==> 03-24: inputs <==
==> flow/design.v (excerpt) <==
module money_clicker(clk, rst, key_data, key_valid, tick, money, asset, HEX0, HEX1, HEX2, HEX3, HEX4, HEX5);
Settings: LEC_CHECK=0, ABC_AREA=0, CAP_MARGIN=20, CELL_PAD_IN_SITES_GLOBAL_PLACEMENT=1, CORE_MARGIN=2, CORE_UTILIZATION=33, CTS_CLUSTER_DIAMETER=77, CTS_CLUSTER_SIZE=100, PLACE_DENSITY=0.89, SLEW_MARGIN=5, TNS_END_PERCENT=15; clock period 25.0 ns.
run.sh (not shown) runs the stock make flow with config.mk's settings and CLKGATE_MAP_FILE=.
==> inputs of 03-09, as changes to 03-24 <==
==> flow/config.mk (replaced) <==
export PLATFORM = sky130hd
export DESIGN_NAME = money_clicker
export DESIGN_NICKNAME = money_clicker
export VERILOG_FILES = /design/flow/design.v
export SDC_FILE = /design/flow/constraint.sdc
export NUM_CORES = 4
export LEC_CHECK = 0
export CAP_MARGIN = 20
export CORE_MARGIN = 2
export CORE_UTILIZATION = 57
export SLEW_MARGIN = 20
==> flow/constraint.sdc (replaced) <==
create_clock -name core_clock -period 13.9 [get_ports {clk}]
set_input_delay 2.7800 -clock core_clock [delete_from_list [all_inputs] [get_ports {clk}]]
set_output_delay 2.7800 -clock core_clock [all_outputs]
set_load 0.01 [all_outputs]
==> comparison table <==
Number of buffers added for setup after CTS: 03-09 183; 03-24 0
HPWL after detailed placement: 03-09 61.5 mm; 03-24 48.9 mm
Number of gates resized after CTS: 03-09 531; 03-24 6
Share of the core filled by cells before placement: 03-09 57.4%; 03-24 33.2%
Number of placement rows: 03-09 76; 03-24 100
Overall die height: 03-09 212 um; 03-24 277 um
Dpl ws: 03-09 -4.47 ns; 03-24 -0.148 ns
CTS hold repair buffers: 03-09 0; 03-24 0
Routability-driven placement congestion ratio: 03-09 0.950; 03-24 0.861
Area enclosed by the die boundary: 03-09 44800 um2; 03-24 76700 um2
Post-Place Cells: 03-09 4841; 03-24 4508
Core area: 03-09 42800 um2; 03-24 74100 um2
Dominant cell type by area after synthesis: 03-09 sky130_fd_sc_hd__dfxtp_1; 03-24 sky130_fd_sc_hd__dfxtp_1
Width of the die: 03-09 212 um; 03-24 277 um
Placed Area: 03-09 32500 um2; 03-24 26300 um2
Outcome: 03-09 stopped before the end; 03-24 finished clean
Failing step: 03-09 5_1_grt; 03-24 -

* * *

==> inputs of run a <==
==> flow/design.v <==
`timescale 1ns / 1ns
module hexDecoder(input [3:0]binIn, output [6:0]HEX);
	wire [0:3]c = binIn;
	assign HEX[0] = ((~c[0] & ~c[1] & ~c[2] & c[3]) | (~c[0] & c[1] & ~c[2] & ~c[3]) | (c[0] & ~c[1] & c[2] & c[3]) | (c[0] & c[1] & ~c[2] & c[3]));
	assign HEX[1] = ((~c[0] & c[1] & ~c[2] & c[3]) | (~c[0] & c[1] & c[2] & ~c[3]) | (c[0] & ~c[1] & c[2] & c[3]) | (c[0] & c[1] & ~c[2] & ~c[3])| (c[0] & c[1] & c[2] & ~c[3]) | (c[0] & c[1] & c[2] & c[3]));
	assign HEX[2] = ((~c[0] & ~c[1] & c[2] & ~c[3]) | (c[0] & c[1] & ~c[2] & ~c[3]) | (c[0] & c[1] & c[2] & ~c[3]) | (c[0] & c[1] & c[2] & c[3]));
	assign HEX[3] = ((~c[0] & ~c[1] & ~c[2] & c[3]) | (~c[0] & c[1] & ~c[2] & ~c[3]) | (~c[0] & c[1] & c[2] & c[3]) | (c[0] & ~c[1] & ~c[2] & c[3])| (c[0] & ~c[1] & c[2] & ~c[3]) | (c[0] & c[1] & c[2] & c[3]));
	assign HEX[4] = ((~c[0] & ~c[1] & ~c[2] & c[3]) | (~c[0] & ~c[1] & c[2] & c[3]) | (~c[0] & c[1] & ~c[2] & ~c[3]) | (~c[0] & c[1] & ~c[2] & c[3])| (~c[0] & c[1] & c[2] & c[3]) | (c[0] & ~c[1] & ~c[2] & c[3]));
	assign HEX[5] = ((~c[0] & ~c[1] & ~c[2] & c[3]) | (~c[0] & ~c[1] & c[2] & ~c[3]) | (~c[0] & ~c[1] & c[2] & c[3]) | (~c[0] & c[1] & c[2] & c[3])| (c[0] & c[1] & ~c[2] & c[3]));
	assign HEX[6] = ((~c[0] & ~c[1] & ~c[2] & ~c[3]) | (~c[0] & ~c[1] & ~c[2] & c[3]) | (~c[0] & c[1] & c[2] & c[3]) | (c[0] & c[1] & ~c[2] & ~c[3]));
endmodule
module binaryToBCD(
    binaryIn,
	Millions,
	HundredThousands,
	TenThousands,
	Thousands,
	Hundreds,
	Tens,
	Ones
    );
    input [39:0] binaryIn;
    output reg[3:0] Ones;
	output reg[3:0] Tens;
	output reg[3:0] Hundreds;
	output reg[3:0] Thousands;
	output reg[3:0] TenThousands;
	output reg[3:0] HundredThousands;
	output reg[3:0] Millions;
    integer i;   
     always @(binaryIn)
        begin
			Millions= 4'd0;
			HundredThousands= 4'd0;
			TenThousands= 4'd0;
			Thousands= 4'd0;
			Hundreds= 4'd0;
			Tens= 4'd0;
			Ones= 4'd0;
            for (i = 21; i >=0; i = i-1)  
            begin
				if(Millions>=5)
					Millions = Millions +3;
				if(HundredThousands>=5)
					HundredThousands = HundredThousands +3;
				if(TenThousands>=5)
					TenThousands = TenThousands +3;
				if(Thousands>=5)
					Thousands = Thousands +3;
				if(Hundreds>=5)
					Hundreds = Hundreds +3;
				if(Tens>=5)
					Tens = Tens +3;
				if(Ones>=5)
					Ones = Ones +3;
				Millions = Millions<<1;
				Millions[0] = HundredThousands[3];
				HundredThousands = HundredThousands<<1;
				HundredThousands[0] = TenThousands[3];
				TenThousands = TenThousands<<1;
				TenThousands[0] = Thousands[3];
				Thousands = Thousands<<1;
				Thousands[0] = Hundreds[3];
				Hundreds = Hundreds<<1;
				Hundreds[0] = Tens[3];
				Tens = Tens<<1;
				Tens[0] = Ones[3];
				Ones = Ones<<1;
				Ones[0] = binaryIn[i];
            end
        end     
endmodule
`timescale 1ns / 1ns
module prevData(clock, reset, received_data_en, received_data, prev_data);
	input clock, reset, received_data_en;
	input [7:0]received_data;
	output reg [7:0] prev_data;
	reg [7:0] current_data;
	always@(posedge clock)begin
		if(reset)begin
			prev_data <= 0;
			current_data <= 0;
		end
		else if(received_data_en)begin
			prev_data <= current_data;
			current_data <= received_data;
		end
		else
			prev_data <= 0;
	end
endmodule
`timescale 1ns / 1ns
module logicController(clock, reset, received_data, received_data_en, click, buy, one, two, three, four, five, six, seven, eight, selection, upgradeClick);
	input clock, reset, received_data_en;
	input [7:0]received_data;
	output reg click, buy, one, two, three, four, five, six, seven, eight, selection, upgradeClick;
	localparam IDLE = 0, CLICK = 1, BUY = 2, ONE = 3, TWO = 4, THREE = 5, FOUR = 6, FIVE = 7, SIX = 8, SEVEN = 9, EIGHT = 10, UPGRADECLICK = 11;
	reg [4:0] currentState;
	reg [4:0] nextState;
	always@(*)begin
		case(currentState)
			IDLE:	begin
						if(received_data_en)begin
							if(received_data == 'h29)
								nextState = CLICK;
							else if(received_data == 'h5A)
								nextState = BUY;
							else if(received_data == 'h16)
								nextState = ONE;
							else if(received_data == 'h1E)
								nextState = TWO;
							else if(received_data == 'h26)
								nextState = THREE;
							else if(received_data == 'h25)
								nextState = FOUR;
							else if(received_data == 'h2E)
								nextState = FIVE;
							else if(received_data == 'h36)
								nextState = SIX;
							else if(received_data == 'h3D)
								nextState = SEVEN;
							else if(received_data == 'h3E)
								nextState = EIGHT;
							else if(received_data == 'h21)
								nextState = UPGRADECLICK;
							else
								nextState = IDLE;
						end
						else
							nextState = IDLE;
					end		
			CLICK: nextState = IDLE;
			BUY: nextState = IDLE;
			ONE: nextState = IDLE;
			TWO: nextState = IDLE;
			THREE: nextState = IDLE;
			FOUR: nextState = IDLE;
			FIVE: nextState = IDLE;
			SIX: nextState = IDLE;
			SEVEN: nextState = IDLE;
			EIGHT: nextState = IDLE;
			UPGRADECLICK: nextState = IDLE;
			default: nextState = IDLE;
		endcase
	end
	always@(*)begin
		click = 0;
		buy = 0; 
		one = 0; 
		two = 0; 
		three = 0; 
		four = 0; 
		five = 0; 
		six = 0; 
		seven = 0; 
		eight = 0;
		selection = 0;
		upgradeClick = 0;
		case(currentState)
			CLICK: click = 1;
			BUY: buy = 1;
			ONE:	begin
						one = 1;
						selection = 1;
					end
			TWO:	begin
						two = 1;
						selection = 1;
					end
			THREE:begin
						three = 1;
						selection = 1;
					end
			FOUR:	begin
						four = 1;
						selection = 1;
					end
			FIVE: begin
						five = 1;
						selection = 1;
					end
			SIX:	begin
						six = 1;
						selection = 1;
					end
			SEVEN:begin 
						seven = 1;
						selection = 1;
					end
			EIGHT:begin 
						eight = 1;
						selection = 1;
					end
			UPGRADECLICK: upgradeClick = 1;
			default: begin
				click = 0;
				buy = 0; 
				one = 0; 
				two = 0; 
				three = 0; 
				four = 0; 
				five = 0; 
				six = 0; 
				seven = 0; 
				eight = 0;
				selection = 0;
				upgradeClick = 0;
			end
		endcase
	end
	always@(posedge clock)begin
		if(reset)
			currentState <= IDLE;
		else
			currentState <= nextState;
	end
endmodule
`timescale 1ns / 1ns
module logicDatapath(clock, reset, pulse, money, prev_data, selectedAsset, click, buy, upgradeClick, one, two, three, four, five, six, seven, eight);
	input clock, reset, pulse, click, buy, upgradeClick, one, two, three, four, five, six, seven, eight;
	input[7:0] prev_data;
	output reg [39:0] money;
	localparam ONE = 0, TWO = 1, THREE = 2, FOUR = 3, FIVE = 4, SIX = 5, SEVEN = 6, EIGHT = 7, BREAK = 'hF0;
	output reg [7:0] selectedAsset;
	reg[29:0] rate; 
	reg[29:0] clickRate;
	reg[29:0] clickRateCost;
	reg[23:0] assetCost[7:0];
	reg[23:0] assetRates[7:0];
	wire enoughMoney = (money>= assetCost[selectedAsset]);
	wire enoughMoneyClick = (money >= clickRateCost);
	always@(*)begin
			assetCost[ONE] = 10;
			assetCost[TWO] = 40;
			assetCost[THREE] = 250;
			assetCost[FOUR] = 2000;
			assetCost[FIVE] = 10000;
			assetCost[SIX] = 100000;
			assetCost[SEVEN] = 1000000;
			assetCost[EIGHT] = 10000000;
			assetRates[ONE] = 1;
			assetRates[TWO] = 5;
			assetRates[THREE] = 15;
			assetRates[FOUR] = 60;
			assetRates[FIVE] = 800;
			assetRates[SIX] = 10000;
			assetRates[SEVEN] = 50000;
			assetRates[EIGHT] = 500000;
	end
	always@(posedge clock)begin
		if(reset)
			selectedAsset <= ONE;
		else if(prev_data == BREAK)
			selectedAsset <= selectedAsset;
		else if(one)
			selectedAsset <= ONE;
		else if(two)
			selectedAsset <= TWO;
		else if(three)
			selectedAsset <= THREE;
		else if(four)
			selectedAsset <= FOUR;
		else if(five)
			selectedAsset <= FIVE;
		else if(six)
			selectedAsset <= SIX;
		else if(seven)
			selectedAsset <= SEVEN;
		else if(eight)
			selectedAsset <= EIGHT;
		else 
			selectedAsset <= selectedAsset;
	end
	always@(posedge clock)begin
		if(reset)
			money <= 10;
		else if(prev_data == BREAK)
			money <= money;
		else if(click)
			money <= money + clickRate;
		else if(buy && enoughMoney)
			money <= money - assetCost[selectedAsset];
		else if(upgradeClick && enoughMoneyClick)
			money <= money - clickRateCost;
		else if(pulse)
			money <= money + rate;
		else
			money <= money;
	end
	always@(posedge clock)begin
		if(reset)
			rate <= 0;
		else if(prev_data == BREAK)
			rate <= rate;
		else if(buy && enoughMoney)
			rate <= rate + assetRates[selectedAsset];
		else
			rate <= rate;
	end
	always@(posedge clock)begin
		if(reset)begin
			clickRate <= 1;
			clickRateCost <= 10;
		end
		else if(prev_data == BREAK)begin
			clickRate <= clickRate;
			clickRateCost <= clickRateCost;
		end
		else if(upgradeClick && enoughMoneyClick)begin
			clickRate <= clickRate * 2;
			clickRateCost <= clickRateCost * 2;
		end
		else begin 
			clickRate <= clickRate;
			clickRateCost <= clickRateCost;
		end
	end
endmodule
`timescale 1ns / 1ns
module money_clicker(clk, rst, key_data, key_valid, tick, money, asset, HEX0, HEX1, HEX2, HEX3, HEX4, HEX5);
	input clk;
	input rst;
	input [7:0] key_data;
	input key_valid;
	input tick;
	output [39:0] money;
	output [7:0] asset;
	output [6:0] HEX0, HEX1, HEX2, HEX3, HEX4, HEX5;
	wire [3:0] Millions;
	wire [3:0] HundredThousands;
	wire [3:0] TenThousands;
	wire [3:0] Thousands;
	wire [3:0] Hundreds;
	wire [3:0] Tens;
	wire [3:0] Ones;
	wire click, buy, upgradeClick, one, two, three, four, five, six, seven, eight;
	wire [7:0] prev_data;
	wire selection;
	binaryToBCD convert (money[39:0], Millions[3:0], HundredThousands[3:0], TenThousands[3:0], Thousands[3:0], Hundreds[3:0], Tens[3:0], Ones[3:0]);
	hexDecoder H0(Ones[3:0], HEX0);
	hexDecoder H1(Tens[3:0], HEX1);
	hexDecoder H2(Hundreds[3:0], HEX2);
	hexDecoder H3(Thousands[3:0], HEX3);
	hexDecoder H4(TenThousands[3:0], HEX4);
	hexDecoder H5(HundredThousands[3:0], HEX5);
	prevData prev(clk, rst, key_valid, key_data, prev_data);
	logicController control(clk, rst, key_data, key_valid, click, buy, one, two, three, four, five, six, seven, eight, selection, upgradeClick);
	logicDatapath datapath(clk, rst, tick, money, prev_data, asset, click, buy, upgradeClick, one, two, three, four, five, six, seven, eight);
endmodule
==> flow/run.sh <==
#!/bin/bash
# the make line also repeats each setting of config.mk as NAME=value (left out here)
make -C /OpenROAD-flow-scripts/flow DESIGN_CONFIG=/design/flow/config.mk WORK_HOME=/design/flow/orfs CLKGATE_MAP_FILE= finish
==> flow/config.mk <==
export PLATFORM = sky130hd
export DESIGN_NAME = money_clicker
export DESIGN_NICKNAME = money_clicker
export VERILOG_FILES = /design/flow/design.v
export SDC_FILE = /design/flow/constraint.sdc
export NUM_CORES = 4
export LEC_CHECK = 0
export CAP_MARGIN = 20
export CORE_MARGIN = 2
export CORE_UTILIZATION = 69
export CTS_CLUSTER_SIZE = 43
export PLACE_DENSITY_LB_ADDON = 0.06
export SETUP_SLACK_MARGIN = 3.98
export SLEW_MARGIN = 20
==> flow/constraint.sdc <==
create_clock -name core_clock -period 19.7 [get_ports {clk}]
set_input_delay 3.9400 -clock core_clock [delete_from_list [all_inputs] [get_ports {clk}]]
set_output_delay 3.9400 -clock core_clock [all_outputs]
set_load 0.01 [all_outputs]
==> run b: changes against run a <==
- CAP_MARGIN: 20 -> 25
- CORE_ASPECT_RATIO: default -> 1.63
- CORE_UTILIZATION: 69 -> 71
- CTS_CLUSTER_SIZE: 43 -> 78
- GPL_ROUTABILITY_DRIVEN: default -> 1
- MAX_ROUTING_LAYER: default -> met5
- MIN_ROUTING_LAYER: default -> met1
- PLACE_DENSITY_LB_ADDON: 0.06 -> default
- SETUP_SLACK_MARGIN: 3.98 -> 3.89
==> flow/constraint.sdc (replaced) <==
create_clock -name core_clock -period 13.1 [get_ports {clk}]
set_input_delay 2.6200 -clock core_clock [delete_from_list [all_inputs] [get_ports {clk}]]
set_output_delay 2.6200 -clock core_clock [all_outputs]
set_load 0.01 [all_outputs]
==> run c: changes against run a <==
- ABC_AREA: default -> 1
- CORE_UTILIZATION: 69 -> 72
- CTS_CLUSTER_DIAMETER: default -> 238
- CTS_CLUSTER_SIZE: 43 -> 100
- PLACE_DENSITY_LB_ADDON: 0.06 -> 0.08
- SETUP_SLACK_MARGIN: 3.98 -> 5.0
==> flow/constraint.sdc (replaced) <==
create_clock -name core_clock -period 21.6 [get_ports {clk}]
set_input_delay 4.3200 -clock core_clock [delete_from_list [all_inputs] [get_ports {clk}]]
set_output_delay 4.3200 -clock core_clock [all_outputs]
set_load 0.01 [all_outputs]
==> comparison table <==
Result of the run: run c did not finish; run b did not finish; run a did not finish
Last stage reached: run c 5_1_grt; run b 4_1_cts; run a 5_1_grt
Cell Rows: run c 62; run b 87; run a 69
Area fraction in and, or, nand and nor cells: run c 0.398; run b 0.257; run a 0.257
Count of instantiated cells in the yosys netlist: run c 3,392; run b 3,572; run a 3,572
RePlAce Congestion: run c 0.946; run b 1.05; run a 0.930
Bufs on Longest Clock Path: run c 2; run b -; run a 2
MUX share of area: run c 0; run b 0.0362; run a 0.0362
CTS Hold Buffers Added: run c 0; run b -; run a 0
Post-synthesis instance total: run c 3,392; run b 3,572; run a 3,572
Fa+ha+maj area frac: run c 0.112; run b 0.0957; run a 0.0957
Avg Cell Area, Syn: run c 6.13 um^2; run b 6.88 um^2; run a 6.88 um^2
Chip area line of the yosys report: run c 20,800 um^2; run b 24,600 um^2; run a 24,600 um^2
Share of the yosys chip area belonging to registers: run c 0.144; run b 0.122; run a 0.122
Synthesized-area fraction occupied by xor and xnor cells: run c 0.0528; run b 0.0495; run a 0.0495
# Post-CTS Setup Buffers: run c 119; run b -; run a 237
Placed cell areas: run c 22,100 um^2; run b 32,300 um^2; run a 27,200 um^2
Number of placed instances with taps included: run c 3,819; run b 4,732; run a 4,068
AND-OR/OR-AND Cells, Area Fraction: run c 0.195; run b 0.372; run a 0.372
Y dimension of the die: run c 174 um; run b 242 um; run a 193 um
Placeable core region: run c 28,500 um^2; run b 34,400 um^2; run a 35,300 um^2
Area of the mapped netlist: run c 20,800 um^2; run b 24,600 um^2; run a 24,600 um^2
Dpl ws: run c 2.75 ns; run b -6.08 ns; run a -1.10 ns
Dpl hpwl: run c 44,200 um; run b 76,200 um; run a 53,000 um
Die extent in x: run c 174 um; run b 150 um; run a 193 um
CTS sink cnt: run c 150; run b -; run a 150
Root cell of the clock tree: run c sky130_fd_sc_hd__clkbuf_16; run b -; run a sky130_fd_sc_hd__clkbuf_16
Unique cell types: run c 64; run b 140; run a 140
